**flow/config.mk**
```make
export PLATFORM = sky130hd
export DESIGN_NAME = ATM_TOP
export DESIGN_NICKNAME = ATM_TOP
export VERILOG_FILES = /design/flow/design.v
export SDC_FILE = /design/flow/constraint.sdc
export NUM_CORES = 4
export LEC_CHECK = 0
export CAP_MARGIN = 20
export CELL_PAD_IN_SITES_DETAIL_PLACEMENT = 2
export CELL_PAD_IN_SITES_GLOBAL_PLACEMENT = 1
export CORE_MARGIN = 2
export CORE_UTILIZATION = 23
export CTS_CLUSTER_SIZE = 71
export GPL_ROUTABILITY_DRIVEN = 1
export GPL_TIMING_DRIVEN = 0
export HOLD_SLACK_MARGIN = 0.14
export MAX_ROUTING_LAYER = met5
export MIN_ROUTING_LAYER = met2
export PLACE_DENSITY_LB_ADDON = 0.13
export SETUP_SLACK_MARGIN = 1.33
export SLEW_MARGIN = 20
export TNS_END_PERCENT = 65
```
**flow/constraint.sdc**
```tcl
create_clock -name core_clock -period 9.34 [get_ports {clk}]
set_input_delay 1.8680 -clock core_clock [delete_from_list [all_inputs] [get_ports {clk}]]
set_output_delay 1.8680 -clock core_clock [all_outputs]
set_load 0.01 [all_outputs]
```
**flow/design.v**
```verilog
module timer (
    input wire           clk,
    input wire           rst,
    input wire           start,
    input wire           restart,
    input wire [31:0]    threshold,
    output reg           time_out
);
reg [31:0] counter;
always @(posedge clk or negedge rst) 
begin
    if (!rst) 
    begin
        counter  <= 'b0;
        time_out <= 1'b0;
    end 
    else if (start) 
    begin
        if(!restart)
        begin
            counter <= counter + 'b1;
        end
        else
        begin
            counter <= 'b0;
        end
        if (counter == threshold) 
        begin
            time_out <= 1'b1;
            counter  <= 'd0 ;
        end
        else
        begin
            time_out <= 1'b0;
        end
    end
    else
    begin
        counter <= 'd0;
    end
end
endmodule
module card_handling #(parameter    C_WIDTH   = 6,
                                    P_WIDTH   = 16,
                                    B_WIDTH   = 20,
                                    USERS_NUM = 10)
(
    input wire                  clk,
    input wire                  rst,
    input wire [C_WIDTH-1:0]    card_number,
    input wire                  card_in,
    input wire                  card_out,
    input wire                  operation_done,
    input wire [B_WIDTH-1:0]    updated_balance,
    output reg [P_WIDTH-1:0]    password,
    output reg [B_WIDTH-1:0]    balance,
    output reg                  pass_en     
);
reg [P_WIDTH-1:0] password_rom ;
always @(*)
begin
    case (card_number)
    'd0    : password_rom = 'b0011_0011_0111_0000 ;
    'd1    : password_rom = 'b0011_0101_0000_0110 ;
    'd2    : password_rom = 'b0100_0000_0111_0110 ;
    'd3    : password_rom = 'b0011_0011_0111_0000 ;
    'd4    : password_rom = 'b0101_0010_1001_1000 ;
    'd5    : password_rom = 'b0110_0110_0011_1001 ;
    'd6    : password_rom = 'b0010_0010_1000_0100 ;
    'd7    : password_rom = 'b1001_0001_0010_0101 ;
    'd8    : password_rom = 'b1000_0110_0101_0111 ;
    'd9    : password_rom = 'b0101_0111_1001_0001 ;
    default: password_rom = 'b0 ;
    endcase
end
reg [B_WIDTH*USERS_NUM-1:0] balance_memory ;
reg [B_WIDTH-1:0]           balance_rd ;
localparam [B_WIDTH*USERS_NUM-1:0] BALANCE_INIT = {
    20'd15000 , 20'd40000 , 20'd25000 , 20'd20000 , 20'd4000   ,
    20'd100000, 20'd200000, 20'd10000 , 20'd50000 , 20'd2200   } ;
genvar i ;
generate
for (i = 0 ; i < USERS_NUM ; i = i + 1)
begin : g_balance
    always @(posedge clk or negedge rst) 
    begin
        if (!rst) 
        begin
            balance_memory[i*B_WIDTH +: B_WIDTH] <= BALANCE_INIT[i*B_WIDTH +: B_WIDTH] ;
        end
        else if((card_number == i) && (card_out || operation_done))
        begin
            balance_memory[i*B_WIDTH +: B_WIDTH] <= updated_balance ;
        end
    end
end
endgenerate
integer k ;
always @(*)
begin
    balance_rd = 'b0 ;
    for (k = 0 ; k < USERS_NUM ; k = k + 1)
    begin
        if (card_number == k)
        begin
            balance_rd = balance_memory[k*B_WIDTH +: B_WIDTH] ;
        end
    end
end
always @(posedge clk or negedge rst) 
begin
    if (!rst) 
    begin
        password <= 'b0 ;
        balance  <= 'b0 ;
    end 
    else 
    begin
        if(card_number < USERS_NUM)
        begin
            if(card_in)
            begin
                password <= password_rom ;
                balance  <= balance_rd  ;
            end
        end
        else
        begin
            password <= 'b0 ;
            balance  <= 'b0 ;
        end
    end
end
always @(posedge clk or negedge rst) 
begin
    if(!rst)
    begin
        pass_en <= 1'b0 ;
    end
    else if(card_number < USERS_NUM)
    begin
        pass_en <= card_in ;
    end
    else begin
    end
end
endmodule
module user_interface #(parameter  	P_WIDTH = 16,
                            		B_WIDTH = 20 )
(
    input wire                      clk,
    input wire                      rst,
	input wire                      card_in,
    input wire                      button_0,
    input wire                      button_1,
    input wire                      button_2,
    input wire                      button_3,
    input wire                      button_4,
    input wire                      button_5,
    input wire                      button_6,
    input wire                      button_7,
    input wire                      button_8,
    input wire                      button_9,
    input wire                      enter_button,
    input wire                      cancel_button,
	input wire                      multiple_100_button,
    input wire                      multiple_1000_button,
    input wire                      withdraw_button,
    input wire                      deposit_button,
    input wire                      show_balance,
    input wire                      another_service,
    input wire                      English_button,
    input wire                      Arabic_button,
	output reg     [B_WIDTH-1:0]    entry_value,  
    output reg     [P_WIDTH-1:0]    in_password,  
	output reg     [1:0]            operation,
	output reg     [1:0]	        language
);
reg  [1:0]  count ; 
reg  [3:0]  temp1, temp2, temp3, temp4 ;
reg     [P_WIDTH-1:0]    in_password_temp;
reg     [B_WIDTH-1:0]    entry_value_temp;
reg                 withdraw_hold, withdraw_100_hold, withdraw_1000_hold ;
reg                 withdraw_hold_reg, withdraw_100_hold_reg, withdraw_1000_hold_reg ;
always @(posedge clk or negedge rst) 
begin
	if(!rst)
	begin
		withdraw_hold_reg      <= 1'b0;
		withdraw_100_hold_reg  <= 1'b0;
		withdraw_1000_hold_reg <= 1'b0;
	end
	else
	begin
		withdraw_hold_reg      <= withdraw_hold ;
		withdraw_100_hold_reg  <= withdraw_100_hold ;
		withdraw_1000_hold_reg <= withdraw_1000_hold ;
	end
end
always @(posedge clk or negedge rst) 
begin
	if(!rst)
	begin
		in_password     <= 'b0;
		entry_value  <= 'b0;
	end
	else
	begin
		in_password     <= in_password_temp ;
		entry_value     <= entry_value_temp ;
	end
end
always @(*) 
begin
	if(withdraw_button || deposit_button)
	begin
		entry_value_temp = entry_value ;
		withdraw_hold       = 1'b1; 
		withdraw_100_hold   = 1'b0;
		withdraw_1000_hold  = 1'b0;
	end
	else if(withdraw_hold_reg)
	begin
		entry_value_temp   = entry_value ;
		withdraw_hold      = withdraw_hold_reg ;
		withdraw_100_hold  = withdraw_100_hold_reg ;
		withdraw_1000_hold = withdraw_1000_hold_reg ;
		  if(multiple_100_button)
		begin
			entry_value_temp = entry_value ;
			withdraw_100_hold   = 1'b1;
			withdraw_hold       = 1'b1;
			withdraw_1000_hold  = 1'b0;
		end
		else if(withdraw_100_hold_reg)
		begin
			if(button_1)
			begin
				entry_value_temp = 'd100;
				withdraw_100_hold   = 1'b0;
				withdraw_hold       = 1'b0;
				withdraw_1000_hold  = 1'b0;
			end
			else if(button_2)
			begin
				entry_value_temp = 'd200 ;
				withdraw_100_hold   = 1'b0;
				withdraw_hold       = 1'b0;
				withdraw_1000_hold  = 1'b0;
			end
			else if(button_3)
			begin
				entry_value_temp = 'd300 ;
				withdraw_100_hold   = 1'b0;
				withdraw_hold       = 1'b0;
				withdraw_1000_hold  = 1'b0;
			end
			else if(button_4)
			begin
				entry_value_temp = 'd400 ;
				withdraw_100_hold   = 1'b0;
				withdraw_hold       = 1'b0;
				withdraw_1000_hold  = 1'b0;
			end
			else if(button_5)
			begin
				entry_value_temp      = 'd500 ;
				withdraw_100_hold   = 1'b0;
				withdraw_hold       = 1'b0;
				withdraw_1000_hold  = 1'b0;
			end
			else if(button_6)
			begin
				entry_value_temp      = 'd600 ;
				withdraw_100_hold   = 1'b0;
				withdraw_hold       = 1'b0;
				withdraw_1000_hold  = 1'b0;
			end
			else if(button_7)
			begin
				entry_value_temp      = 'd700 ;
				withdraw_100_hold   = 1'b0;
				withdraw_hold       = 1'b0;
				withdraw_1000_hold  = 1'b0;
			end
			else if(button_8)
			begin
				entry_value_temp      = 'd800 ;
				withdraw_100_hold   = 1'b0;
				withdraw_hold       = 1'b0;
				withdraw_1000_hold  = 1'b0;
			end
			else if(button_9)
			begin
				entry_value_temp      = 'd900 ;
				withdraw_100_hold   = 1'b0;
				withdraw_hold       = 1'b0;
				withdraw_1000_hold  = 1'b0;
			end
			else
			begin
				entry_value_temp = entry_value ;
				withdraw_100_hold   = 1'b1;
				withdraw_hold       = 1'b1;
				withdraw_1000_hold  = 1'b0;
			end
		end
		else if(multiple_1000_button)
		begin
			entry_value_temp = entry_value ;
			withdraw_hold      = 1'b1;
			withdraw_100_hold  = 1'b0;
			withdraw_1000_hold = 1'b1;
		end
		else if(withdraw_1000_hold_reg)
		begin
			if(button_1)
			begin
				entry_value_temp = 'd1000 ;
				withdraw_hold      = 1'b0;
				withdraw_100_hold  = 1'b0;
				withdraw_1000_hold = 1'b0;
			end
			else if(button_2)
			begin
				entry_value_temp = 'd2000 ;
				withdraw_hold      = 1'b0;
				withdraw_100_hold  = 1'b0;
				withdraw_1000_hold = 1'b0;
			end
			else if(button_3)
			begin
				entry_value_temp = 'd3000 ;
				withdraw_hold      = 1'b0;
				withdraw_100_hold  = 1'b0;
				withdraw_1000_hold = 1'b0;
			end
			else if(button_4)
			begin
				entry_value_temp = 'd4000 ;
				withdraw_hold      = 1'b0;
				withdraw_100_hold  = 1'b0;
				withdraw_1000_hold = 1'b0;
			end
			else if(button_5)
			begin
				entry_value_temp = 'd5000 ;
				withdraw_hold      = 1'b0;
				withdraw_100_hold  = 1'b0;
				withdraw_1000_hold = 1'b0;
			end
			else if(button_6)
			begin
				entry_value_temp = 'd6000 ;
				withdraw_hold      = 1'b0;
				withdraw_100_hold  = 1'b0;
				withdraw_1000_hold = 1'b0;
			end
			else if(button_7)
			begin
				entry_value_temp = 'd7000 ;
				withdraw_hold      = 1'b0;
				withdraw_100_hold  = 1'b0;
				withdraw_1000_hold = 1'b0;
			end
			else if(button_8)
			begin
				entry_value_temp = 'd8000 ;
				withdraw_hold      = 1'b0;
				withdraw_100_hold  = 1'b0;
				withdraw_1000_hold = 1'b0;
			end
			else if(button_9)
			begin
				entry_value_temp = 'd9000 ;
				withdraw_hold      = 1'b0;
				withdraw_100_hold  = 1'b0;
				withdraw_1000_hold = 1'b0;
			end
			else
			begin
				entry_value_temp = entry_value ;
				withdraw_hold      = 1'b1;
				withdraw_100_hold  = 1'b0;
				withdraw_1000_hold = 1'b1;
			end
		end 
	end
	else
	begin
		entry_value_temp = entry_value ;
		withdraw_hold      = 1'b0;
		withdraw_100_hold  = 1'b0;
		withdraw_1000_hold = 1'b0;
	end
end
always @(*) 
begin
	if(withdraw_button)
	begin
		operation = 2'b00 ;
	end
	else if(deposit_button)
	begin
		operation = 2'b01 ;
	end
	else if(show_balance)
	begin
		operation = 2'b10 ;
	end
	else
	begin
		operation = 2'b11 ;  
	end
end
always @(posedge clk or negedge rst) 
begin
    if(!rst)
    begin
        count <= 'b0;
		temp1 <= 'd0;
		temp2 <= 'd0;
		temp3 <= 'd0;
		temp4 <= 'd0;
    end
    else if(card_in)
	begin
		count <= 'b0 ;
	end
	else
    begin
        if(button_0)
        begin
		  if(count == 'd0)
		  begin
		   temp1 <= 'd0;
		   count <= count + 1'b1 ;
		  end
		  else if(count == 'd1)
		  begin
		   temp2 <= 'd0;
		   count <= count + 1'b1 ;
		  end
		  else if(count == 'd2)
		  begin
		   temp3 <= 'd0;
		   count <= count + 1'b1 ;
		  end
		  else
		  begin
		   temp4 <= 'd0;
		   count <= 1'b0 ;
		  end
        end
        else if (button_1) 
        begin
		  if(count == 'd0)
		  begin
		   temp1 <= 'd1;
		   count <= count + 1'b1 ;
		  end
		  else if(count == 'd1)
		  begin
		   temp2 <= 'd1;
		   count <= count + 1'b1 ;
		  end
		  else if(count == 'd2)
		  begin
		   temp3 <= 'd1;
		   count <= count + 1'b1 ;
		  end
		  else
		  begin
		   temp4 <= 'd1;
		   count <= 1'b0 ;
		  end
        end
        else if (button_2) 
        begin
		 if(count == 'd0)
		  begin
		   temp1 <= 'd2;
		   count <= count + 1'b1 ;
		  end
		  else if(count == 'd1)
		  begin
		   temp2 <= 'd2;
		   count <= count + 1'b1 ;
		  end
		  else if(count == 'd2)
		  begin
		   temp3 <= 'd2;
		   count <= count + 1'b1 ;
		  end
		  else
		  begin
		   temp4 <= 'd2;
		   count <= 1'b0 ;
		  end
        end
        else if (button_3) 
        begin
		 if(count == 'd0)
		  begin
		   temp1 <= 'd3;
		   count <= count + 1'b1 ;
		  end
		  else if(count == 'd1)
		  begin
		   temp2 <= 'd3;
		   count <= count + 1'b1 ;
		  end
		  else if(count == 'd2)
		  begin
		   temp3 <= 'd3;
		   count <= count + 1'b1 ;
		  end
		  else
		  begin
		   temp4 <= 'd3;
		   count <= 1'b0 ;
		  end
        end
        else if (button_4) 
        begin
		  if(count == 'd0)
		  begin
		   temp1 <= 'd4;
		   count <= count + 1'b1 ;
		  end
		  else if(count == 'd1)
		  begin
		   temp2 <= 'd4;
		   count <= count + 1'b1 ;
		  end
		  else if(count == 'd2)
		  begin
		   temp3 <= 'd4;
		   count <= count + 1'b1 ;
		  end
		  else
		  begin
		   temp4 <= 'd4;
		   count <= 1'b0 ;
		  end
        end
        else if (button_5) 
        begin
           if(count == 'd0)
		  begin
		   temp1 <= 'd5;
		   count <= count + 1'b1 ;
		  end
		  else if(count == 'd1)
		  begin
		   temp2 <= 'd5;
		   count <= count + 1'b1 ;
		  end
		  else if(count == 'd2)
		  begin
		   temp3 <= 'd5;
		   count <= count + 1'b1 ;
		  end
		  else
		  begin
		   temp4 <= 'd5;
		   count <= 1'b0 ;
		  end 
        end
        else if (button_6) 
        begin
		 if(count == 'd0)
		  begin
		   temp1 <= 'd6;
		   count <= count + 1'b1 ;
		  end
		  else if(count == 'd1)
		  begin
		   temp2 <= 'd6;
		   count <= count + 1'b1 ;
		  end
		  else if(count == 'd2)
		  begin
		   temp3 <= 'd6;
		   count <= count + 1'b1 ;
		  end
		  else
		  begin
		   temp4 <= 'd6;
		   count <= 1'b0 ;
		  end 
        end
        else if (button_7) 
        begin
            if(count == 'd0)
		  begin
		   temp1 <= 'd7;
		   count <= count + 1'b1 ;
		  end
		  else if(count == 'd1)
		  begin
		   temp2 <= 'd7;
		   count <= count + 1'b1 ;
		  end
		  else if(count == 'd2)
		  begin
		   temp3 <= 'd7;
		   count <= count + 1'b1 ;
		  end
		  else
		  begin
		   temp4 <= 'd7;
		   count <= 1'b0 ;
		  end 
        end
        else if (button_8) 
        begin
            if(count == 'd0)
		  begin
		   temp1 <= 'd8;
		   count <= count + 1'b1 ;
		  end
		  else if(count == 'd1)
		  begin
		   temp2 <= 'd8;
		   count <= count + 1'b1 ;
		  end
		  else if(count == 'd2)
		  begin
		   temp3 <= 'd8;
		   count <= count + 1'b1 ;
		  end
		  else
		  begin
		   temp4 <= 'd8;
		   count <= 1'b0 ;
		  end 
        end
        else if (button_9) 
        begin
            if(count == 'd0)
		  begin
		   temp1 <= 'd9;
		   count <= count + 1'b1 ;
		  end
		  else if(count == 'd1)
		  begin
		   temp2 <= 'd9;
		   count <= count + 1'b1 ;
		  end
		  else if(count == 'd2)
		  begin
		   temp3 <= 'd9;
		   count <= count + 1'b1 ;
		  end
		  else
		  begin
		   temp4 <= 'd9;
		   count <= 1'b0 ;
		  end 
        end
    end
end
always @(*) begin
    if(enter_button ) 
	begin
		in_password_temp = {temp1, temp2, temp3, temp4} ;
	end
	else
	begin
		in_password_temp = in_password ;
	end
end
always @(*) 
begin
	if(English_button)
	begin
		language = 2'b01;
	end	
	else if(Arabic_button)
	begin
		language = 2'b10;
	end
	else
	begin
		language = 2'b00;   
	end
end
endmodule
module ATM_FSM #(parameter  P_WIDTH = 16,
                            B_WIDTH = 20 )
(
    input wire              clk,
    input wire              rst,
    input wire                       time_out,
    input wire     [P_WIDTH-1:0]     user_password,
    input wire     [B_WIDTH-1:0]     current_balance,
    input wire                       pass_en,
    input wire     [P_WIDTH-1:0]     in_password,
    input wire                       enter_button,
    input wire                       cancel_button,
    input wire                       correction_button,
    input wire                       another_service,
    input wire     [1:0]             language,       
    input wire     [1:0]             operation,      
    input wire     [B_WIDTH-1:0]     actual_deposit_value,
    input wire     [B_WIDTH-1:0]     entry_value,
    output reg     [B_WIDTH-1:0]     updated_balance,
    output reg                       wrong_password,
    output reg                       operation_done,  
    output reg                       error,  
    output reg                       start_timer,  
    output wire                      restart_timer,  
    output reg                       card_out
);
localparam          IDLE             = 4'b0000 ,
                    LANGUAGE         = 4'b0001 ,
                    WRITE_PASS       = 4'b0010 ,
                    CHECK_PASS       = 4'b0011 ,
                    OPERATION        = 4'b0100 ,
                    WRITE_WITHDRAW   = 4'b0101 ,
                    WITHDRAW         = 4'b0110 ,
                    WRITE_DEPOSIT    = 4'b0111 ,
                    DEPOSIT          = 4'b1000 ,
                    BALANCE          = 4'b1001 ;
reg      [3:0]      current_state ,
                    next_state ;
reg      [B_WIDTH-1:0]     updated_balance_comb ;
reg      [1:0]    error_count ;
reg      [1:0]    error_count_reg ;
always @(posedge clk or negedge rst) 
begin
    if(!rst)
    begin
        error_count_reg <= 'b0 ;
    end
    else
    begin
        error_count_reg <= error_count ;
    end
end
reg                        op_done_reg ;
always @(posedge clk or negedge rst) 
begin
    if(!rst)
    begin
        op_done_reg <= 1'b0 ;
    end
    else
    begin
        op_done_reg <= operation_done && ((current_state == WITHDRAW) || (current_state == DEPOSIT)) ;
    end
end
always @(posedge clk or negedge rst) 
begin
    if(!rst)
    begin
        updated_balance <= 'b0 ;
    end
    else
    begin
        if(pass_en)
        begin
            updated_balance <= current_balance ;
        end
        else
        begin
            updated_balance <= updated_balance_comb ;
        end
    end   
end
always @ (posedge clk or negedge rst)
begin
    if(!rst)
    begin
        current_state <= IDLE ;
    end
    else
    begin
        current_state <= next_state ;
    end
end
always @ (*)
begin
    error_count = error_count_reg;
    case (current_state)
    IDLE : begin
        error_count = 'b0;
        if(pass_en)
        begin
            next_state = LANGUAGE ;
        end
        else
        begin
            next_state = IDLE ;
        end
    end
    LANGUAGE : begin
        if(time_out || cancel_button)  
        begin
            next_state = IDLE ;
        end
        else
        begin
            if(language == 2'b01 || language == 2'b10)
            begin
                next_state = WRITE_PASS ;
            end
            else
            begin
                next_state = LANGUAGE ;
            end
        end
    end
    WRITE_PASS : begin
        error_count = error_count_reg;
        if(time_out || cancel_button)
        begin
            next_state = IDLE ;
        end
        else if(enter_button)
        begin
            next_state = CHECK_PASS ;
        end
        else
        begin
            next_state = WRITE_PASS ;
        end
    end
    CHECK_PASS : begin
        if(wrong_password)  
        begin
            if(error_count_reg == 2'b10)
            begin
                error_count = 2'b0;
                next_state = IDLE ;
            end
            else
            begin
                error_count = error_count_reg + 'b1 ;
                next_state = WRITE_PASS ;
            end    
        end
        else
        begin
            error_count = 2'b0;
            next_state = OPERATION ;
        end
    end
    OPERATION : begin
        if(time_out || cancel_button)  
        begin
            next_state = IDLE ;
        end
        else
        begin
            if(operation == 2'b00)
            begin
                next_state = WRITE_WITHDRAW ;
            end
            else if(operation == 2'b01)
            begin
                next_state = WRITE_DEPOSIT ;
            end
            else if(operation == 2'b10)
            begin
                next_state = BALANCE ;
            end
            else
            begin
                next_state = OPERATION ;
            end
        end
    end
    WRITE_WITHDRAW : begin
         error_count = error_count_reg;
        if(time_out || cancel_button)
        begin
            next_state = IDLE ;
        end
        else
        begin
            if(enter_button)
            begin
                next_state = WITHDRAW ;
            end
            else 
            begin
                next_state = WRITE_WITHDRAW ;
            end
        end
    end
    WITHDRAW : begin
        if(operation_done)
        begin
            error_count = 2'b0;
            if(time_out || cancel_button)
            begin
                next_state = IDLE ;
            end
            else
            begin
                if(another_service)
                begin
                    next_state = OPERATION ;
                end
                else
                begin
                    next_state = WITHDRAW ;
                end
            end
        end
        else  
        begin
            if(error_count_reg == 2'b10)
            begin
                error_count = 2'b0;
                next_state = IDLE ;
            end
            else
            begin
                error_count = error_count_reg + 'b1 ;
                next_state = WRITE_WITHDRAW ;
            end
        end
    end
    WRITE_DEPOSIT : begin
         error_count = error_count_reg;
        if(time_out || cancel_button)
        begin
            next_state = IDLE ;
        end
        else
        begin
            if(enter_button)
            begin
                next_state = DEPOSIT ;
            end
            else
            begin
                next_state = WRITE_DEPOSIT ;
            end
        end
    end
    DEPOSIT : begin
        if(operation_done)
        begin
            error_count = 2'b0;
            if(time_out || cancel_button)
            begin
                next_state = IDLE ;
            end
            else
            begin
                if(another_service)
                begin
                    next_state = OPERATION ;
                end
                else
                begin
                    next_state = DEPOSIT ;
                end
            end 
        end
        else  
        begin
            if(error_count_reg == 2'b10)
            begin
                error_count = 2'b0;
                next_state = IDLE ;
            end
            else
            begin
                error_count = error_count_reg + 'b1 ;
                next_state = WRITE_DEPOSIT ;
            end
        end
    end
    BALANCE : begin
        if(time_out || cancel_button)
        begin
            next_state = IDLE ;
        end
        else
        begin
            if(another_service)
            begin
                next_state = OPERATION ;
            end
            else
            begin
                next_state = BALANCE ;
            end
        end
    end
    default : begin
        next_state = IDLE ;
    end
    endcase
end
always @ (*)
begin
    case (current_state)
    IDLE : begin
        wrong_password = 1'b0 ;
        operation_done = 1'b0 ;
        error = 1'b0 ;
        updated_balance_comb = updated_balance ; 
        start_timer = 1'b0 ;
        card_out = 1'b0 ;
    end
    LANGUAGE : begin
        wrong_password = 1'b0 ;
        operation_done = 1'b0 ;
        error = 1'b0 ;
        updated_balance_comb = updated_balance ; 
        start_timer = 1'b1 ;
        if(time_out || cancel_button) 
        begin
            card_out = 1'b1 ;
        end
        else
        begin
            card_out = 1'b0 ;
        end  
    end
    WRITE_PASS : begin
        wrong_password = 1'b0 ;
        operation_done = 1'b0 ;
        error = 1'b0 ;
        updated_balance_comb = updated_balance ; 
        start_timer = 1'b1 ;
        if(time_out || cancel_button) 
        begin
            card_out = 1'b1 ;
        end
        else
        begin
            card_out = 1'b0 ;
        end  
    end
    CHECK_PASS : begin
        operation_done = 1'b0 ;
        updated_balance_comb = updated_balance ; 
        start_timer = 1'b0 ;
        card_out = 1'b0 ;
        if(in_password == user_password)
        begin
            wrong_password = 1'b0 ;
            error = 1'b0 ;
        end
        else
        begin
            wrong_password = 1'b1 ;
            error = 1'b1 ;
        end
    end
    OPERATION : begin
        wrong_password = 1'b0 ;
        operation_done = 1'b0 ;
        error = 1'b0 ;
        updated_balance_comb = updated_balance ;
        start_timer = 1'b1 ;
        if(time_out || cancel_button) 
        begin
            card_out = 1'b1 ;
        end
        else
        begin
            card_out = 1'b0 ;
        end  
    end
    WRITE_WITHDRAW : begin
        wrong_password = 1'b0 ;
        operation_done = 1'b0 ;
        error = 1'b0 ;
        updated_balance_comb = updated_balance ; 
        start_timer = 1'b1 ;
        if(time_out || cancel_button) 
        begin
            card_out = 1'b1 ;
        end
        else
        begin
            card_out = 1'b0 ;
        end  
    end
    WITHDRAW : begin
        wrong_password = 1'b0 ;
        start_timer = 1'b1 ;
        if(!op_done_reg)  
        begin
            if(entry_value > current_balance)
            begin
                error = 1'b1 ;
                updated_balance_comb = updated_balance ;
                operation_done = 1'b0 ;
            end
            else
            begin
                error = 1'b0 ;
                updated_balance_comb = updated_balance - entry_value ;
                operation_done = 1'b1 ;
            end
        end
        else
        begin
            error = 1'b0 ;
            updated_balance_comb = updated_balance ;
            operation_done = 1'b1 ;
        end 
        if(time_out || cancel_button) 
        begin
            card_out = 1'b1 ;
        end
        else
        begin
            card_out = 1'b0 ;
        end  
    end
    WRITE_DEPOSIT : begin
        wrong_password = 1'b0 ;
        operation_done = 1'b0 ;
        error = 1'b0 ;
        updated_balance_comb = updated_balance ; 
        start_timer = 1'b1 ;
        if(time_out || cancel_button) 
        begin
            card_out = 1'b1 ;
        end
        else
        begin
            card_out = 1'b0 ;
        end  
    end
    DEPOSIT : begin
        wrong_password = 1'b0 ;
        start_timer = 1'b1 ;
        if(!op_done_reg)  
        begin
            if(entry_value == actual_deposit_value)
            begin
                error = 1'b0 ;
                updated_balance_comb = updated_balance + actual_deposit_value ;
                operation_done = 1'b1 ;
            end
            else
            begin
                error = 1'b1 ;
                updated_balance_comb = updated_balance ;
                operation_done = 1'b0 ;
            end
        end
        else
        begin
            error = 1'b0 ;
            updated_balance_comb = updated_balance ;
            operation_done = 1'b1 ;
        end
        if(time_out || cancel_button) 
        begin
            card_out = 1'b1 ;
        end
        else
        begin
            card_out = 1'b0 ;
        end   
    end
    BALANCE : begin
        wrong_password = 1'b0 ;
        operation_done = 1'b1 ;
        error = 1'b0 ;
        updated_balance_comb = updated_balance ; 
        start_timer = 1'b1 ;
        if(time_out || cancel_button) 
        begin
            card_out = 1'b1 ;
        end
        else
        begin
            card_out = 1'b0 ;
        end  
    end
    default : begin
        wrong_password = 1'b0 ;
        operation_done = 1'b0 ;
        error = 1'b0 ;
        updated_balance_comb = updated_balance ; 
        start_timer = 1'b0 ;
        card_out = 1'b0 ;
    end
    endcase
end
assign restart_timer = another_service || enter_button || (language == 2'b01) || (language == 2'b10) || (operation == 2'b00) || (operation == 2'b01) || (operation == 2'b10);
endmodule
module ATM_TOP #(parameter  P_WIDTH = 16,
                            B_WIDTH = 20, 
							C_WIDTH = 6)
( 
    input   wire                    clk,
    input   wire                    rst,
	input wire [C_WIDTH-1:0]         card_number,
	input wire                       card_in,
    input wire                      button_0,
    input wire                      button_1,
    input wire                      button_2,
    input wire                      button_3,
    input wire                      button_4,
    input wire                      button_5,
    input wire                      button_6,
    input wire                      button_7,
    input wire                      button_8,
    input wire                      button_9,
    input wire                      enter_button,
    input wire                      cancel_button,
    input wire                      withdraw_button,
    input wire                      deposit_button,
    input wire                      show_balance,
	input wire                      another_service,
    input wire                      English_button,
    input wire                      Arabic_button,
	input wire                      multiple_100_button,
    input wire                      multiple_1000_button,
    input wire     [B_WIDTH-1:0]     actual_deposit_value,
	input wire [31:0]                threshold,
	output wire	                         card_out,
	output wire  [B_WIDTH-1:0]     updated_balance,  
	output wire                    operation_done, 
	output wire                    error,
	output wire                    wrong_password
	);
wire  [B_WIDTH-1:0]         entry_value;
wire  [P_WIDTH-1:0]         password; 
wire  [B_WIDTH-1:0]         balance; 
wire                        pass_en; 
wire  [P_WIDTH-1:0]         in_password ;  
wire  [1:0]                 operation ;  
wire                         time_out ;  
wire                         start_timer ;  
wire                         restart_timer;  
wire     [1:0]               language ;
card_handling U0_card_handling (
    .clk(clk),
    .rst(rst),
    .card_number(card_number),
    .card_in(card_in),
	.card_out(card_out),
	.updated_balance(updated_balance),
    .password(password),
    .balance(balance),
	.operation_done(operation_done),
    .pass_en(pass_en)
);
user_interface U0_user_interface (
    .clk(clk),
    .rst(rst),
    .button_0(button_0),
	.button_1(button_1),
	.button_2(button_2),
	.button_3(button_3),
	.button_4(button_4),
	.button_5(button_5),
	.button_6(button_6),
	.button_7(button_7),
	.button_8(button_8),
	.button_9(button_9),
    .card_in(card_in),
	.multiple_100_button(multiple_100_button),
	.multiple_1000_button(multiple_1000_button),
    .enter_button(enter_button),
    .cancel_button(cancel_button),
    .withdraw_button(withdraw_button),
    .deposit_button(deposit_button),
	.show_balance(show_balance),
	.another_service(another_service),
	.English_button(English_button),
	.Arabic_button(Arabic_button),
	.entry_value(entry_value),
	.in_password(in_password),
	.operation(operation),
	.language(language)
);
timer U0_timer (
    .clk(clk),
    .rst(rst),
	.restart(restart_timer),
    .start(start_timer),
    .threshold(threshold),
    .time_out(time_out)
);
ATM_FSM U0_ATM_FSM (
    .clk(clk),
    .rst(rst),
    .time_out(time_out),
    .user_password(password),
    .current_balance(balance),
    .pass_en(pass_en),
	.card_out(card_out),
    .in_password(in_password),
    .enter_button(enter_button),
	.cancel_button(cancel_button),
	.correction_button(1'b0),
	.another_service(another_service),
	.language(language),
	.operation(operation),
	.entry_value(entry_value),
	.actual_deposit_value(actual_deposit_value),
	.updated_balance(updated_balance),
	.wrong_password(wrong_password),
	.operation_done(operation_done),
	.error(error),
	.start_timer(start_timer),
	.restart_timer(restart_timer)
);
endmodule
```
**flow/run.sh**
```bash
#!/bin/bash
# the make line also repeats each setting of config.mk as NAME=value (left out here)
make -C /OpenROAD-flow-scripts/flow DESIGN_CONFIG=/design/flow/config.mk WORK_HOME=/design/flow/orfs CLKGATE_MAP_FILE= finish
```
==> results_slide.txt, run 1 <==
Key Metrics from the Run

Synth
  • Share of async-settable or async-resettable flops after synthesis: 1.00
  • Post-synth mux share: 0.153
  • Max-area cell share: 0.400
  • Registers, synthesis: 351
  • Top post-synthesis cells by area: dfrtp_1, mux2_2, dfstp_2
  • Yosys warning tally: 4
  • # Cells Yosys: 1,748
  • Main flop type after synthesis: dfrtp_1
  • Yosys synthesis chip area: 18,400 um2
  • Post-synthesis cell area: 18,400 um2
  • Seq/Total Area, Yosys: 0.482
  • Compound Share, Synth: 0.130
  • Synth area leader: dfrtp_1
  • Avg Cell Area, Syn: 10.5 um2
  • Commonest cells post-synth: dfrtp_1, mux2_2, nor2_1
  • Simple-Gate Fraction of Synth Area: 0.117
  • Mapped Cells: 1,748
  • Netlist cell types: 70
  • Logic family by area: multiplexers
  • Number of enable flip-flop cells: 0
  • Net count after synthesis: 1,873
  • XOR Share, Synth: 0.0524
  • Yosys adder share: 0.0304
  • Leading cell type by number of instances after synthesis: dfrtp_1

Setup path
  • CP most frequent cell: clkdlybuf4s50_1
  • Ordered list of cells on the worst path: clkdlybuf4s50_1 -> or4_1 -> nor4_1 -> a41oi_1 -> a21oi_1 -> nand2_1 -> inv_1 -> clkdlybuf4s50_1
  • Worst Setup EP: operation_done
  • Startpoint Class: input pin
  • R2R cell count: 15
  • CP max FO: 5
  • FF-to-FF Start: U0_user_interface.entry_value[6]$_DFFE_PN0P_
  • Reg2Reg Setup Slack: 4.73 ns
  • Worst setup path start: actual_deposit_value[18]
  • Worst EP required: 7.47 ns
  • Levels on crit path: 8
  • Crit. End Element: primary output
  • CP Class: in2out
  • Delay-heaviest family, CP: simple AND/OR/NAND/NOR gates
  • Slowest-stage cell, CP: or4_1
  • WP buf/inv: 3
  • CP arrival: 5.09 ns
  • Max incr delay on CP: 0.56 ns
  • R2R Path End: U0_ATM_FSM.updated_balance[19]$_DFFE_PN0P_

Power and ir drop
  • Int Power: 2.96 mW
  • Sw frac: 0.298
  • Net Switching: 1.26 mW
  • Cell Pwr Density: 189 nW/um2
  • Sequential share of power: 0.410
  • Clk pwr share: 0.420
  • Highest-power group: the clock network
  • Logic pwr share: 0.170
  • Leakage: 9.54 nW
  • Max rail drop VDD: 0.000129 V
  • Seq pwr: 1.73 mW
  • Comb group: 0.717 mW
  • Post-layout total power: 4.21 mW
  • Clk. pwr: 1.77 mW

Hold path
  • Hold EP: U0_user_interface.temp1[0]$_DFFE_PN0P_
  • Hold Path Origin: U0_user_interface.temp1[0]$_DFFE_PN0P_
  • Hold Crit Class: reg2reg
  • Worst Hold Depth: 1

Clock tree
  • Setup Fix Bufs, Post-CTS: 0
  • Clock Path Buffers: 3
  • CTS H-tree depth: 2
  • TritonCTS buffer count: 45
  • Clock transition at path regs: 0.06 ns
  • Clock Root Buffer: clkbuf_16
  • Hold-fix buffers, CTS: 0
  • Post-CTS sizing: 0
  • Clk latency of the worst-skew pair: 0.59 ns
  • CTS sink cnt: 351
  • CTS tree: done

Timing
  • Hold Slack: 0.499 ns
  • F_max: 144 MHz
  • Worst-margin pin slew: 0.965 ns
  • RSZ-0062 raised after global routing: no
  • Period minus WS final: 6.95 ns
  • Fin crit share: 0.745
  • Final Max Tran Viols: 0
  • Final setup vio count: 0
  • Endpoints failing hold: 0
  • Final Skew: 0.0226 ns
  • Max-slew headroom: 0.355

Die
  • Row count: 103
  • Top-Level Pins: 105
  • Die Y: 287 um
  • Core Area: 79,000 um2
  • Die ar.: 82,200 um2
  • Fp_density: 0.233
  • Die width: 287 um

Cells and area
  • Nets: 2,026
  • Area Overhead vs Synth: 21.6%

GRT
  • Initial antenna violation count: 0
  • Largest net degree at the start of global routing: 86
  • GRT Total Usage: 0.239
  • Global-route wire length before repair: 99.4 mm
  • Vias in the first global route: 23.7k
  • GRT overflow: 0

Status
  • Status: timing/DRC/antenna clean

Detailed routing
  • Drt via density: 6.51
  • Router iterations before antenna repair: 5
  • DR vias: 19.5k
  • DRT Wirelength: 66.0 mm
  • Average wire per standard cell: 22.1 um
  • # DRC: 0
  • Starting DRC count in detailed routing: 1,715
  • Number of nets still failing antenna checks after routing: 0

Flow run
  • Max_cap viols: 0
  • Tool Warnings: 34

Placed design
  • Final HPWL DP: 49.6 mm
  • Placer Congestion: 0.888
  • IO buf count: 100
[stage by stage]
step / instance area (um2) / TNS (ns) / util / instances / setup WS, ns
3_5_place_dp: 20900 / 0 / 0.264 / 2904 / 2.42
2_1_floorplan: 18400 / 0 / - / 1748 / 4.09
4_1_cts: 22300 / 0 / 0.283 / 2988 / 2.41
3_3_place_gp: 20700 / -3303.87 / 0.262 / 2898 / -10.30
5_1_grt: 22300 / 0 / 0.283 / 2988 / 2.21
6_report: 22300 / 0 / 0.283 / 2989 / 2.39
[area by class of cell]
cell class | instances | area, um2
well taps | 1050 | 1310
multi-input cells | 1234 | 8900
flip-flops and latches | 351 | 8850
fillers | 8591 | 56700
plain buffers | 111 | 469
repair buffers | 106 | 1130
inverters | 52 | 195
clock inverters | 17 | 168
diodes | 1 | 2.50
clock buffers | 67 | 1310
[metal layers]
metal  vias up  part of all wire  wire (um)  GRT usage
li1       6520                 -          -          -
met1      6983                 0          0          -
met2      5750              0.55      36400      0.296
met3       209              0.41      26900      0.314
met4        10             0.039       2610     0.0429
met5         -            0.0031        202     0.0209
==> run 2, diff against run 1 <==
- CELL_PAD_IN_SITES_GLOBAL_PLACEMENT: 1 -> default
- CORE_ASPECT_RATIO: default -> 0.65
- CORE_MARGIN: 2 -> 8
- CORE_UTILIZATION: 23 -> 38
- CTS_CLUSTER_DIAMETER: default -> 208
- CTS_CLUSTER_SIZE: 71 -> 70
- GPL_ROUTABILITY_DRIVEN: 1 -> 0
- HOLD_SLACK_MARGIN: 0.14 -> 0.04
- MAX_ROUTING_LAYER: met5 -> met4
- PLACE_DENSITY_LB_ADDON: 0.13 -> default
- SETUP_SLACK_MARGIN: 1.33 -> 0.36
- SLEW_MARGIN: 20 -> 5
- TNS_END_PERCENT: 65 -> default
- clock period: 9.34 -> 4.06 ns (I/O delays scaled with it)
==> results_slide.txt, run 2 <==
Physical Implementation Snapshot

Synth
  • Net count after synthesis: 1,873 (unchanged)
  • Synth area leader: dfrtp_1 (unchanged)
  • Registers, synthesis: 351 (unchanged)
  • Avg Cell Area, Syn: 10.5 um2 (unchanged)
  • Yosys adder share: 0.0304 (unchanged)
  • Number of enable flip-flop cells: 0 (unchanged)
  • Post-synthesis cell area: 18,400 um2 (unchanged)
  • Main flop type after synthesis: dfrtp_1 (unchanged)
  • Yosys synthesis chip area: 18,400 um2 (unchanged)
  • Commonest cells post-synth: dfrtp_1, mux2_2, nor2_1 (unchanged)
  • Netlist cell types: 70 (unchanged)
  • XOR Share, Synth: 0.0524 (unchanged)
  • Logic family by area: multiplexers (unchanged)
  • Share of async-settable or async-resettable flops after synthesis: 1.00 (unchanged)
  • # Cells Yosys: 1,748 (unchanged)
  • Top post-synthesis cells by area: dfrtp_1, mux2_2, dfstp_2 (unchanged)
  • Seq/Total Area, Yosys: 0.482 (unchanged)
  • Post-synth mux share: 0.153 (unchanged)
  • Leading cell type by number of instances after synthesis: dfrtp_1 (unchanged)
  • Mapped Cells: 1,748 (unchanged)
  • Compound Share, Synth: 0.130 (unchanged)
  • Simple-Gate Fraction of Synth Area: 0.117 (unchanged)
  • Yosys warning tally: 4 (unchanged)
  • Max-area cell share: 0.400 (unchanged)

Clock tree
  • CTS H-tree depth: 1 (was 2)
  • Clock Root Buffer: clkbuf_16 (unchanged)
  • CTS sink cnt: 351 (unchanged)
  • TritonCTS buffer count: 9 (was 45)
  • Clock Path Buffers: 3 (unchanged)

Placed design
  • Final HPWL DP: 56.1 mm (was 49.6 mm)
  • Placed cells: 2,487 (was 2,904)
  • Pre-CTS setup slack: -0.866 ns (was 2.42 ns)
  • IO buf count: 100 (unchanged)

Die
  • Die ar.: 55,800 um2 (was 82,200 um2)
  • Die Y: 193 um (was 287 um)
  • Fp_density: 0.382 (was 0.233)
  • Row count: 65 (was 103)
  • Die width: 289 um (was 287 um)
  • Core Area: 48,100 um2 (was 79,000 um2)
  • Top-Level Pins: 105 (unchanged)

Status
  • Status: did not finish (was timing/DRC/antenna clean)
  • Failed at: global routing
  • Stop err: [ERROR GRT-0232] Routing congestion too high. Check the congestion heatmap in the GUI.

GRT
  • GRT Total Usage: 0.565
  • GRT overflow: 101
==> run 2: routing by layer <==
metal | GRT usage | overflow
met5 | - | -
met4 | 0.356 | 8
met3 | 0.669 | 83
met2 | 0.585 | 10
met1 | - | -
==> run 2: repair_timing <==
| action | CTS |
|---|---|
| pin swaps | 28 |
| resized | 80 |
| cloned | 0 |
| buffers inserted | 17 |
| endpoints found under the setup margin | 253 |
| hold buffers | 0 |
==> run 2: through the flow <==
stage | area [um2] | setup TNS, ns | utilization
floorplan | 18400 | 0 | -
global placement | 20200 | -4333.80 | 0.419
detailed placement | 20300 | -111.11 | 0.421
CTS | 20900 | 0 | 0.434
==> run 3, diff against run 2 <==
- CELL_PAD_IN_SITES_DETAIL_PLACEMENT: 2 -> default
- CORE_ASPECT_RATIO: 0.65 -> default
- CORE_MARGIN: 8 -> 2
- CORE_UTILIZATION: 38 -> 57
- CTS_CLUSTER_DIAMETER: 208 -> default
- CTS_CLUSTER_SIZE: 70 -> default
- GPL_ROUTABILITY_DRIVEN: 0 -> default
- GPL_TIMING_DRIVEN: 0 -> default
- HOLD_SLACK_MARGIN: 0.04 -> default
- MAX_ROUTING_LAYER: met4 -> default
- MIN_ROUTING_LAYER: met2 -> default
- SETUP_SLACK_MARGIN: 0.36 -> default
- SLEW_MARGIN: 5 -> 20
- clock period: 4.06 -> 3.46 ns (I/O delays scaled with it)
==> results_slide.txt, run 3 <==
Key Metrics from the Run

Synth
  • Number of enable flip-flop cells: 0 (unchanged)
  • Seq/Total Area, Yosys: 0.482 (unchanged)
  • Top post-synthesis cells by area: dfrtp_1, mux2_2, dfstp_2 (unchanged)
  • Post-synthesis cell area: 18,400 um2 (unchanged)
  • Net count after synthesis: 1,873 (unchanged)
  • Commonest cells post-synth: dfrtp_1, mux2_2, nor2_1 (unchanged)
  • Synth area leader: dfrtp_1 (unchanged)
  • Mapped Cells: 1,748 (unchanged)
  • Simple-Gate Fraction of Synth Area: 0.117 (unchanged)
  • Netlist cell types: 70 (unchanged)
  • Logic family by area: multiplexers (unchanged)
  • Avg Cell Area, Syn: 10.5 um2 (unchanged)
  • Yosys warning tally: 4 (unchanged)
  • XOR Share, Synth: 0.0524 (unchanged)
  • Share of async-settable or async-resettable flops after synthesis: 1.00 (unchanged)
  • Leading cell type by number of instances after synthesis: dfrtp_1 (unchanged)
  • Compound Share, Synth: 0.130 (unchanged)
  • # Cells Yosys: 1,748 (unchanged)
  • Main flop type after synthesis: dfrtp_1 (unchanged)
  • Max-area cell share: 0.400 (unchanged)
  • Registers, synthesis: 351 (unchanged)
  • Yosys adder share: 0.0304 (unchanged)
  • Yosys synthesis chip area: 18,400 um2 (unchanged)
  • Post-synth mux share: 0.153 (unchanged)

Cells and area
  • Post-route cell area: 22,700 um2
  • Nets: 2,091
  • Layout Utilization: 0.716
  • Fillcell total: 2,398
  • Area Overhead vs Synth: 23.3%

Setup path
  • R2R Path End: U0_ATM_FSM.updated_balance[19]$_DFFE_PN0P_
  • CP most frequent cell: nand2b_1
  • FF-to-FF Start: U0_user_interface.entry_value[6]$_DFFE_PN0P_
  • Ordered list of cells on the worst path: nor4_4 -> nand2b_1 -> or3_4 -> nor2_4 -> xor2_1 -> o21ai_1 -> ha_1 -> a211oi_2 -> nand2b_1 -> o311a_1 -> o31ai_4 -> nor4bb_1 -> a2111oi_1 -> o211ai_1
  • Startpoint Class: flip-flop
  • CP max FO: 4
  • Worst EP required: 3.85 ns
  • Delay-heaviest family, CP: AND-OR/OR-AND gates
  • CP arrival: 4.06 ns
  • CP Class: reg2reg
  • Worst setup path start: U0_user_interface.entry_value[6]$_DFFE_PN0P_
  • Crit. End Element: flip-flop
  • Slowest-stage cell, CP: dfrtp_1
  • Levels on crit path: 14
  • Max incr delay on CP: 0.40 ns
  • Worst Setup EP: U0_ATM_FSM.updated_balance[19]$_DFFE_PN0P_
  • Reg2Reg Setup Slack: -0.20 ns
  • R2R cell count: 14
  • WP buf/inv: 0

Clock tree
  • CTS sink cnt: 351 (unchanged)
  • Clk latency of the worst-skew pair: 0.54 ns
  • Hold-fix buffers, CTS: 0 (unchanged)
  • TritonCTS buffer count: 38 (was 9)
  • Clock Path Buffers: 3 (unchanged)
  • Clock Root Buffer: clkbuf_16 (unchanged)
  • CTS H-tree depth: 2 (was 1)
  • CTS tree: done
  • Clock transition at path regs: 0.06 ns

GRT
  • GRT overflow: 0
  • GRT Total Usage: 0.297
  • Initial antenna violation count: 1
  • Global-route wire length before repair: 78.7 mm
  • Vias in the first global route: 14.3k
  • Largest net degree at the start of global routing: 78

Power and ir drop
  • Logic pwr share: 0.196
  • Comb group: 2.15 mW
  • Clk. pwr: 4.20 mW
  • Cell Pwr Density: 486 nW/um2
  • Clk pwr share: 0.381
  • Highest-power group: registers
  • Leakage: 10.2 nW
  • Seq pwr: 4.66 mW
  • Sw frac: 0.277
  • Post-layout total power: 11.0 mW
  • Sequential share of power: 0.423
  • Int Power: 7.96 mW
  • Max rail drop VDD: 0.000539 V
  • Net Switching: 3.05 mW

Detailed routing
  • Average wire per standard cell: 20.7 um
  • DR vias: 14.3k
  • Drt via density: 5.95
  • Ant. Diodes: 0
  • Starting DRC count in detailed routing: 910
  • Router iterations before antenna repair: 5
  • Number of nets still failing antenna checks after routing: 0
  • # DRC: 0
  • DRT Wirelength: 49.7 mm

Die
  • Die ar.: 33,700 um2 (was 55,800 um2)
  • Row count: 65 (unchanged)
  • Top-Level Pins: 105 (unchanged)
  • Fp_density: 0.581 (was 0.382)
  • Die Y: 184 um (was 193 um)
  • Die width: 184 um (was 289 um)
  • Core Area: 31,600 um2 (was 48,100 um2)

Status
  • Status: finished with violations (was did not finish)
  • Layout check failures: negative setup slack

Flow run
  • Tool Warnings: 39
  • Max_cap viols: 0

Timing
  • Fin crit share: 1.06
  • Endpoints failing hold: 0
  • Worst-margin pin slew: 0.676 ns
  • Final Skew: 0.0134 ns
  • Setup ws final: -0.204 ns
  • Max-slew headroom: 0.549
  • RSZ-0062 raised after global routing: yes
  • Final Max Tran Viols: 0
  • Final setup vio count: 3
  • Period minus WS final: 3.66 ns
  • F_max: 273 MHz
  • Final setup TNS: -0.418 ns

Placed design
  • Placed Area: 20,900 um2 (was 20,300 um2)
  • Placer Congestion: 0.891
  • IO buf count: 104 (was 100)
  • Final HPWL DP: 35.1 mm (was 56.1 mm)

Hold path
  • Hold Crit Class: in2async
run 3: timing repair:
action	4_1_cts	5_1_grt
setup buffers	15	2
pin swaps	19	16
setup endpoints to repair	205	66
gates resized	51	21
gates cloned	4	0
run 3: metrics by stage:
step           hold WS (ns)  std cells  setup WS [ns]
2_1_floorplan         0.396       1748        -0.0444
3_3_place_gp          0.472       2313         -0.698
3_5_place_dp          0.484       2313         -0.690
4_1_cts               0.159       2396         -0.183
5_1_grt               0.140       2398         -0.408
6_report             0.0816       2398         -0.204
run 3: cell type report:
class	instances	area, um2	area share
clock buffers	55	1070	0.0474
multi-input cells	1235	9160	0.404
flip-flops and latches	351	8860	0.391
clock inverters	15	221	0.00977
well taps	402	503	0.0222
inverters	52	195	0.00861
repair buffers	288	2650	0.117
run 3: routing by layer:
metal | track usage | part of all wire
met5 | 0 | 0
met4 | 0.0880 | 0.026
met3 | 0.0329 | 0.043
met2 | 0.494 | 0.48
met1 | 0.413 | 0.45
==> run 4, diff against run 3 <==
- CORE_UTILIZATION: 57 -> 70
- SETUP_SLACK_MARGIN: default -> -0.23
- clock period: 3.46 -> 2.97 ns (I/O delays scaled with it)
==> results_slide.txt, run 4 <==
Key Metrics from the Run

Synth
  • Max-area cell share: 0.400 (unchanged)
  • Net count after synthesis: 1,873 (unchanged)
  • Leading cell type by number of instances after synthesis: dfrtp_1 (unchanged)
  • Top post-synthesis cells by area: dfrtp_1, mux2_2, dfstp_2 (unchanged)
  • Mapped Cells: 1,748 (unchanged)
  • Compound Share, Synth: 0.130 (unchanged)
  • Synth area leader: dfrtp_1 (unchanged)
  • Registers, synthesis: 351 (unchanged)
  • Seq/Total Area, Yosys: 0.482 (unchanged)
  • Commonest cells post-synth: dfrtp_1, mux2_2, nor2_1 (unchanged)
  • Yosys adder share: 0.0304 (unchanged)
  • Simple-Gate Fraction of Synth Area: 0.117 (unchanged)
  • Yosys synthesis chip area: 18,400 um2 (unchanged)
  • XOR Share, Synth: 0.0524 (unchanged)
  • Share of async-settable or async-resettable flops after synthesis: 1.00 (unchanged)
  • Main flop type after synthesis: dfrtp_1 (unchanged)
  • # Cells Yosys: 1,748 (unchanged)
  • Netlist cell types: 70 (unchanged)
  • Post-synth mux share: 0.153 (unchanged)
  • Post-synthesis cell area: 18,400 um2 (unchanged)
  • Yosys warning tally: 4 (unchanged)
  • Number of enable flip-flop cells: 0 (unchanged)
  • Avg Cell Area, Syn: 10.5 um2 (unchanged)
  • Logic family by area: multiplexers (unchanged)

Timing
  • Period minus WS final: 3.77 ns (was 3.66 ns)
  • Worst-margin pin slew: 0.879 ns (was 0.676 ns)
  • Hold Slack: 0.0810 ns (was 0.0816 ns)
  • Final Max Tran Viols: 0 (unchanged)
  • Setup ws final: -0.800 ns (was -0.204 ns)
  • Fin crit share: 1.27 (was 1.06)
  • Final Skew: 0.0244 ns (was 0.0134 ns)
  • Endpoints failing hold: 0 (unchanged)
  • RSZ-0062 raised after global routing: yes (unchanged)
  • Final setup vio count: 101 (was 3)
  • F_max: 265 MHz (was 273 MHz)
  • Max-slew headroom: 0.409 (was 0.549)
  • Final setup TNS: -6.66 ns (was -0.418 ns)

Setup path
  • Worst Setup EP: U0_ATM_FSM.updated_balance[18]$_DFFE_PN0P_ (was U0_ATM_FSM.updated_balance[19]$_DFFE_PN0P_)
  • Startpoint Class: flip-flop (unchanged)
  • Max incr delay on CP: 0.43 ns (was 0.40 ns)
  • FF-to-FF Start: U0_user_interface.entry_value[6]$_DFFE_PN0P_ (unchanged)
  • Worst EP required: 3.38 ns (was 3.85 ns)
  • Reg2Reg Setup Slack: -0.80 ns (was -0.20 ns)
  • CP arrival: 4.18 ns (was 4.06 ns)
  • CP most frequent cell: a211o_1 (was nand2b_1)
  • Worst setup path start: U0_user_interface.entry_value[6]$_DFFE_PN0P_ (unchanged)
  • Levels on crit path: 13 (was 14)
  • Delay-heaviest family, CP: AND-OR/OR-AND gates (unchanged)
  • R2R cell count: 13 (was 14)
  • Crit. End Element: flip-flop (unchanged)
  • WP buf/inv: 0 (unchanged)
  • R2R Path End: U0_ATM_FSM.updated_balance[18]$_DFFE_PN0P_ (was U0_ATM_FSM.updated_balance[19]$_DFFE_PN0P_)
  • Ordered list of cells on the worst path: nor4_4 -> nand2b_1 -> or3_4 -> xnor2_1 -> o21ai_1 -> ha_1 -> a21o_1 -> a211o_1 -> a2111o_1 -> a311oi_2 -> o21bai_1 -> mux2i_1 -> a211o_1 (was nor4_4 -> nand2b_1 -> or3_4 -> nor2_4 -> xor2_1 -> o21ai_1 -> ha_1 -> a211oi_2 -> nand2b_1 -> o311a_1 -> o31ai_4 -> nor4bb_1 -> a2111oi_1 -> o211ai_1)
  • CP Class: reg2reg (unchanged)
  • CP max FO: 3 (was 4)
  • Slowest-stage cell, CP: a2111o_1 (was dfrtp_1)

Detailed routing
  • Router iterations before antenna repair: 5 (unchanged)
  • DR vias: 15.5k (was 14.3k)
  • Drt via density: 6.52 (was 5.95)
  • Average wire per standard cell: 22.6 um (was 20.7 um)
  • Starting DRC count in detailed routing: 1,652 (was 910)
  • Number of nets still failing antenna checks after routing: 0 (unchanged)
  • DRT Wirelength: 53.8 mm (was 49.7 mm)
  • Ant. Diodes: 0 (unchanged)
  • # DRC: 0 (unchanged)

Cells and area
  • Post-route cell area: 22,900 um2 (was 22,700 um2)
  • Cell Count, Final, Fillers Out: 2,379 (was 2,398)
  • Area Overhead vs Synth: 24.6% (was 23.3%)
  • Fillcell total: 1,197 (was 2,398)
  • Nets: 2,140 (was 2,091)

Hold path
  • Hold Crit Class: in2async (unchanged)

Power and ir drop
  • Comb group: 2.70 mW (was 2.15 mW)
  • Logic pwr share: 0.207 (was 0.196)
  • Clk. pwr: 4.92 mW (was 4.20 mW)
  • Leakage: 10.4 nW (was 10.2 nW)
  • Clk pwr share: 0.378 (was 0.381)
  • Post-layout total power: 13.0 mW (was 11.0 mW)
  • Net Switching: 3.65 mW (was 3.05 mW)
  • Max rail drop VDD: 0.000649 V (was 0.000539 V)
  • Highest-power group: registers (unchanged)
  • Seq pwr: 5.41 mW (was 4.66 mW)
  • Int Power: 9.38 mW (was 7.96 mW)
  • Sw frac: 0.280 (was 0.277)
  • Cell Pwr Density: 569 nW/um2 (was 486 nW/um2)
  • Sequential share of power: 0.415 (was 0.423)

Placed design
  • Placer Congestion: 0.991 (was 0.891)
  • Placed Area: 21,300 um2 (was 20,900 um2)
  • Final HPWL DP: 36.4 mm (was 35.1 mm)
  • Placed cells: 2,298 (was 2,313)
  • IO buf count: 104 (unchanged)

Clock tree
  • TritonCTS buffer count: 37 (was 38)
  • Clock Path Buffers: 3 (unchanged)
  • Clock Root Buffer: clkbuf_16 (unchanged)
  • Hold-fix buffers, CTS: 0 (unchanged)
  • CTS tree: done (unchanged)
  • CTS sink cnt: 351 (unchanged)
  • Clock transition at path regs: 0.06 ns (about the same)
  • CTS H-tree depth: 2 (unchanged)
  • Clk latency of the worst-skew pair: 0.55 ns (was 0.54 ns)

Status
  • Layout check failures: negative setup slack (unchanged)
  • Status: finished with violations (unchanged)

Die
  • Row count: 59 (was 65)
  • Die Y: 166 um (was 184 um)
  • Die width: 166 um (was 184 um)
  • Core Area: 25,900 um2 (was 31,600 um2)
  • Top-Level Pins: 105 (unchanged)
  • Fp_density: 0.709 (was 0.581)
  • Die ar.: 27,600 um2 (was 33,700 um2)

GRT
  • Global-route wire length before repair: 86.4 mm (was 78.7 mm)
  • Vias in the first global route: 16.3k (was 14.3k)
  • GRT overflow: 0 (unchanged)
  • Initial antenna violation count: 0 (was 1)
  • Largest net degree at the start of global routing: 85 (was 78)
  • GRT Total Usage: 0.388 (was 0.297)

Flow run
  • Max_cap viols: 0 (unchanged)
  • Tool Warnings: 39 (unchanged)
[run 4: metal layers]
layer  vias to the layer above  wire [um]  GRT usage
li1                       6808          -          -
met1                      7733      21100      0.495
met4                         0       2380      0.171
met5                         -          0          0
met3                       178       3930     0.0686
met2                       798      26400      0.657
[run 4: timing repair]
action / in CTS / in global routing
pin swaps: 17 / 15
gates resized: 27 / 35
setup buffers: 4 / 9
endpoints found under the setup margin: 132 / 135
[run 4: area by class of cell]
cell class / instances / area, um2 / share of cell area
multi-input combinational: 1234 / 9160 / 0.400
tap: 335 / 419 / 0.0183
clock inverter: 12 / 188 / 0.00819
inverter: 52 / 195 / 0.00852
clock buffer: 56 / 1100 / 0.0479
timing repair buffer: 339 / 2990 / 0.130
sequential: 351 / 8850 / 0.387
[run 4: metrics by stage]
step	setup slack, ns	util
after floorplan	-0.534	-
after global placement	-0.708	0.821
after detailed placement	-0.767	0.821
after CTS	-0.630	0.874
after global routing	-0.888	0.884
final	-0.800	0.884
==> run 5, diff against run 4 <==
- CORE_UTILIZATION: 70 -> 66
- SETUP_SLACK_MARGIN: -0.23 -> 0.54
- clock period: 2.97 -> 4.41 ns (I/O delays scaled with it)
==> results_slide.txt, run 5 <==
Key Metrics from the Run

Status
  • Status: timing/DRC/antenna clean (was finished with violations)

Timing
  • Final Max Tran Viols: 0 (unchanged)
  • Worst-margin pin slew: 0.999 ns (was 0.879 ns)
  • Endpoints failing hold: 0 (unchanged)
  • RSZ-0062 raised after global routing: yes (unchanged)
  • Period minus WS final: 3.84 ns
  • Final setup vio count: 0 (was 101)
  • Max-slew headroom: 0.332 (was 0.409)
  • Final setup TNS: 0 ns (was -6.66 ns)
  • Final Skew: 0.0124 ns (was 0.0244 ns)
  • F_max: 260 MHz
  • Fin crit share: 0.872 (was 1.27)

Detailed routing
  • Drt via density: 6.20 (was 6.52)
  • Number of nets still failing antenna checks after routing: 0 (unchanged)
  • DRT Wirelength: 46.5 mm (was 53.8 mm)
  • Ant. Diodes: 0 (unchanged)
  • Average wire per standard cell: 20.6 um (was 22.6 um)
  • Router iterations before antenna repair: 5 (unchanged)
  • Starting DRC count in detailed routing: 1,026 (was 1,652)
  • # DRC: 0 (unchanged)
  • DR vias: 14.0k (was 15.5k)

Power and ir drop
  • Comb group: 1.39 mW (was 2.70 mW)
  • Clk. pwr: 3.47 mW (was 4.92 mW)
  • Clk pwr share: 0.406 (was 0.378)
  • Leakage: 9.64 nW (was 10.4 nW)
  • Cell Pwr Density: 396 nW/um2 (was 569 nW/um2)
  • Max rail drop VDD: 0.000404 V (was 0.000649 V)
  • Seq pwr: 3.71 mW (was 5.41 mW)
  • Sw frac: 0.267 (was 0.280)
  • Highest-power group: registers (unchanged)
  • Sequential share of power: 0.433 (was 0.415)
  • Logic pwr share: 0.162 (was 0.207)
  • Int Power: 6.28 mW (was 9.38 mW)
  • Post-layout total power: 8.57 mW (was 13.0 mW)
  • Net Switching: 2.29 mW (was 3.65 mW)

Setup path
  • Levels on crit path: 8 (was 13)
  • CP arrival: 2.96 ns (was 4.18 ns)
  • CP max FO: 8 (was 3)
  • Startpoint Class: flip-flop (unchanged)
  • Crit. End Element: primary output (was flip-flop)
  • Worst EP required: 3.53 ns (was 3.38 ns)
  • WP buf/inv: 2 (was 0)
  • Slowest-stage cell, CP: a221o_1 (was a2111o_1)
  • Worst setup path start: U0_user_interface.entry_value[5]$_DFFE_PN0P_ (was U0_user_interface.entry_value[6]$_DFFE_PN0P_)
  • Delay-heaviest family, CP: AND-OR/OR-AND gates (unchanged)
  • R2R cell count: 13 (unchanged)
  • Ordered list of cells on the worst path: ha_1 -> a2111oi_0 -> o21ai_0 -> a221o_1 -> nand3_1 -> nand2_1 -> inv_1 -> buf_2 (was nor4_4 -> nand2b_1 -> or3_4 -> xnor2_1 -> o21ai_1 -> ha_1 -> a21o_1 -> a211o_1 -> a2111o_1 -> a311oi_2 -> o21bai_1 -> mux2i_1 -> a211o_1)
  • Max incr delay on CP: 0.50 ns (was 0.43 ns)
  • CP Class: reg2out (was reg2reg)
  • Worst Setup EP: operation_done (was U0_ATM_FSM.updated_balance[18]$_DFFE_PN0P_)
  • Reg2Reg Setup Slack: 0.66 ns (was -0.80 ns)
  • FF-to-FF Start: U0_user_interface.entry_value[4]$_DFFE_PN0P_ (was U0_user_interface.entry_value[6]$_DFFE_PN0P_)
  • R2R Path End: U0_ATM_FSM.updated_balance[18]$_DFFE_PN0P_ (unchanged)

Synth
  • Yosys synthesis chip area: 18,400 um2 (unchanged)
  • XOR Share, Synth: 0.0524 (unchanged)
  • Mapped Cells: 1,748 (unchanged)
  • # Cells Yosys: 1,748 (unchanged)
  • Logic family by area: multiplexers (unchanged)
  • Commonest cells post-synth: dfrtp_1, mux2_2, nor2_1 (unchanged)
  • Net count after synthesis: 1,873 (unchanged)
  • Seq/Total Area, Yosys: 0.482 (unchanged)
  • Netlist cell types: 70 (unchanged)
  • Leading cell type by number of instances after synthesis: dfrtp_1 (unchanged)
  • Simple-Gate Fraction of Synth Area: 0.117 (unchanged)
  • Top post-synthesis cells by area: dfrtp_1, mux2_2, dfstp_2 (unchanged)
  • Synth area leader: dfrtp_1 (unchanged)
  • Compound Share, Synth: 0.130 (unchanged)
  • Main flop type after synthesis: dfrtp_1 (unchanged)
  • Share of async-settable or async-resettable flops after synthesis: 1.00 (unchanged)
  • Post-synthesis cell area: 18,400 um2 (unchanged)
  • Post-synth mux share: 0.153 (unchanged)
  • Number of enable flip-flop cells: 0 (unchanged)
  • Yosys adder share: 0.0304 (unchanged)
  • Avg Cell Area, Syn: 10.5 um2 (unchanged)
  • Registers, synthesis: 351 (unchanged)
  • Yosys warning tally: 4 (unchanged)
  • Max-area cell share: 0.400 (unchanged)

Clock tree
  • Clock Root Buffer: clkbuf_16 (unchanged)
  • Clk latency of the worst-skew pair: 0.54 ns (was 0.55 ns)
  • TritonCTS buffer count: 38 (was 37)
  • CTS sink cnt: 351 (unchanged)
  • CTS H-tree depth: 2 (unchanged)
  • CTS tree: done (unchanged)
  • Clock Path Buffers: 3 (unchanged)
  • Clock transition at path regs: 0.05 ns (was 0.06 ns)

Die
  • Core Area: 27,600 um2 (was 25,900 um2)
  • Fp_density: 0.665 (was 0.709)
  • Die ar.: 29,200 um2 (was 27,600 um2)
  • Die Y: 171 um (was 166 um)
  • Top-Level Pins: 105 (unchanged)
  • Row count: 61 (was 59)
  • Die width: 171 um (was 166 um)

Cells and area
  • Layout Utilization: 0.783 (was 0.884)
  • Area Overhead vs Synth: 17.7% (was 24.6%)
  • Register Area: 8860 um2 (was 8850 um2)
  • Nets: 1,976 (was 2,140)
  • Area occupied by multi-input gates: 9030 um2 (was 9160 um2)
  • Fillcell total: 1,831 (was 1,197)

GRT
  • GRT Total Usage: 0.319 (was 0.388)
  • Initial antenna violation count: 0 (unchanged)
  • Global-route wire length before repair: 73.8 mm (was 86.4 mm)
  • Largest net degree at the start of global routing: 115 (was 85)
  • Vias in the first global route: 13.8k (was 16.3k)
  • GRT overflow: 0 (unchanged)

Hold path
  • Hold Crit Class: in2async (unchanged)

Flow run
  • Tool Warnings: 40 (was 39)
  • Max_cap viols: 0 (unchanged)

Placed design
  • Placer Congestion: 0.917 (was 0.991)
  • IO buf count: 104 (unchanged)
  • Final HPWL DP: 32.5 mm (was 36.4 mm)
## run 5: timing repair
action	CTS	global route
setup endpoints to repair	4	4
gates resized	18	30
cloned	0	0
hold buffers	0	0
hold endpoints to repair	0	0
pin swaps	5	16
buffers inserted	3	10
## run 5: layout make-up
cell class / count / area share
clock inverters: 14 / 0.0116
inverters: 52 / 0.00903
well taps: 378 / 0.0219
clock buffers: 56 / 0.0528
flip-flops and latches: 351 / 0.410
multi-input cells: 1234 / 0.418
repair buffers: 174 / 0.0772
## run 5: metal layers
| metal | GRT usage | vias to the layer above | wire length (um) | part of all wire |
|---|---|---|---|---|
| li1 | - | 6478 | - | - |
| met1 | 0.435 | 7043 | 20300 | 0.44 |
| met2 | 0.526 | 369 | 22500 | 0.48 |
| met3 | 0.0460 | 112 | 2180 | 0.047 |
| met4 | 0.109 | 0 | 1520 | 0.033 |
| met5 | 0 | - | 0 | 0 |
## run 5: through the flow
step | area (um2) | cells | hold slack (ns) | setup WS, ns
final | 21600 | 2259 | 0.445 | 0.565
after global routing | 21600 | 2259 | 0.511 | 0.511
after CTS | 21400 | 2249 | 0.473 | 0.465
after detailed placement | 20000 | 2176 | 0.477 | 0.116
after global placement | 20000 | 2176 | 0.466 | 0.131
after floorplan | 18400 | 1748 | 0.450 | 0.635
Power and IR drop assume default switching activity.
